==> inputs of job 4739 <==
Design cache, start of the top module:
module cache
(
    input clk,
    input rst,
    input  [11:0]  cpu_adr,
    input  [127:0] cpu_dat_m,
    input  [15:0]  cpu_sel,
    input          cpu_cyc,
    input          cpu_stb,
    input          cpu_we,
    output [127:0] cpu_dat_s,
    output         cpu_ack,
    output         cpu_rty,
    output [11:0]  mem_adr,
    output [127:0] mem_dat_m,
    output [15:0]  mem_sel,
    output         mem_cyc,
    output         mem_stb,
    output         mem_we,
    input  [127:0] mem_dat_s,
    input          mem_ack,
    input          mem_rty
);
logic way0_write;
logic v0_write;
logic v0_in;
logic dirty0_write;
logic dirty0_in;
logic way1_write;
logic v1_write;
logic v1_in;
logic dirty1_write;
logic dirty1_in;
logic lru_write;
logic lru_in;
logic lru_out;
logic datainmux_sel;
logic memaddrmux_sel;
logic dirty;
logic hit;
logic hit0;
logic load_mar;
logic load_mdr;
logic [15:0] adr_i_cpu;
logic [15:0] adr_o_mem;
logic reginmux_sel;
logic addrregmux_sel;
assign cpu_rty = cpu_stb & cpu_cyc & (!cpu_ack);
assign adr_i_cpu = {cpu_adr,4'b0000};
assign mem_sel = 16'b1111111111111111;
assign mem_adr = adr_o_mem[15:4];
cache_control cache_controller
(
	 .clk(clk),
	 .rst(rst),
  ...
Settings: LEC_CHECK=0, CAP_MARGIN=20, CORE_MARGIN=2, CORE_UTILIZATION=40, PLACE_DENSITY=0.6, SETUP_SLACK_MARGIN=0.2, SLEW_MARGIN=20; clock period 6.95 ns.
run.sh (not shown) runs the stock make flow with config.mk's settings and CLKGATE_MAP_FILE=.
==> job 7285 (differences from job 4739) <==
--- a/flow/config.mk
+++ b/flow/config.mk
@@ -7,7 +7,8 @@
 export LEC_CHECK = 0
 export CAP_MARGIN = 20
-export CORE_MARGIN = 2
-export CORE_UTILIZATION = 40
-export PLACE_DENSITY = 0.6
-export SETUP_SLACK_MARGIN = 0.2
+export CORE_ASPECT_RATIO = 0.73
+export CORE_MARGIN = 10
+export CORE_UTILIZATION = 48
+export GPL_ROUTABILITY_DRIVEN = 0
+export HOLD_SLACK_MARGIN = 0.22
 export SLEW_MARGIN = 20
==> flow/constraint.sdc (replaced) <==
create_clock -name core_clock -period 7.5 [get_ports {clk}]
set_input_delay 1.5000 -clock core_clock [delete_from_list [all_inputs] [get_ports {clk}]]
set_output_delay 1.5000 -clock core_clock [all_outputs]
set_load 0.01 [all_outputs]
==> job 6045 (differences from job 4739) <==
--- a/flow/config.mk
+++ b/flow/config.mk
@@ -8,6 +8,5 @@
 export CAP_MARGIN = 20
 export CORE_MARGIN = 2
-export CORE_UTILIZATION = 40
-export PLACE_DENSITY = 0.6
-export SETUP_SLACK_MARGIN = 0.2
+export CORE_UTILIZATION = 66
+export CTS_CLUSTER_SIZE = 63
 export SLEW_MARGIN = 20
==> flow/constraint.sdc (replaced) <==
create_clock -name core_clock -period 4.0 [get_ports {clk}]
set_input_delay 0.8000 -clock core_clock [delete_from_list [all_inputs] [get_ports {clk}]]
set_output_delay 0.8000 -clock core_clock [all_outputs]
set_load 0.01 [all_outputs]
==> design notes <==
The run finished with no timing, DRC or antenna violations. The number of warnings reported in the stage logs is 62. Of all the cell area in the finished design, non-clock buffers hold 9.63%.

Per the OpenROAD timing report, the critical path contains 16 cells. The run gives 0.90 ns as the insertion delay to the later sink of the worst-skew pair. Setup repair after global routing could not meet its margin everywhere. The worst setup slack after layout was 0.125 ns; the via count of the first global-routing pass was 76099. STA classifies the critical path startpoint as an input port.

In this run the register-to-register setup slack is 1.29 ns. Hold is met by 0.460 ns.
That was job 4739.
==> design notes <==
The final-layout worst hold slack came out at 0.460 ns. The sort of element at the start of the critical path was an input port. The checks that failed were negative setup slack. The timing report gives the worst reg2reg path a setup slack of 0.95 ns. The number of setup violations in the final report is 1, and the logic depth of the worst path, buffers included is 12. The worst setup slack after layout was -0.0321 ns; the insertion delay to the later sink of the worst-skew pair was 0.86 ns.

The run gives 75837 for the via count of the first global-routing pass. The run finished, with violations left.
That was job 7285.
==> design notes <==
The run finished, with violations left. The violated checks flagged are negative setup slack. The count of tool warnings was 37.

The worst setup path is launched from a flop. On the final layout, the worst hold slack is 0.450 ns. Per the post-synthesis stats, the area per cell is 11.9 sq um.

Worst setup slack after layout: -1.32 ns. Setup repair after global routing could not meet its margin everywhere. The via count of the first global-routing pass came out at 85583. Per the skew report, the later register of the worst-skew pair sees a clock latency of 0.89 ns.

Per the finish-stage timing summary, setup violations number 4703. The number of nets in the final layout is 10158, and the logic depth of the worst path, buffers included is 12.
That was job 6045.
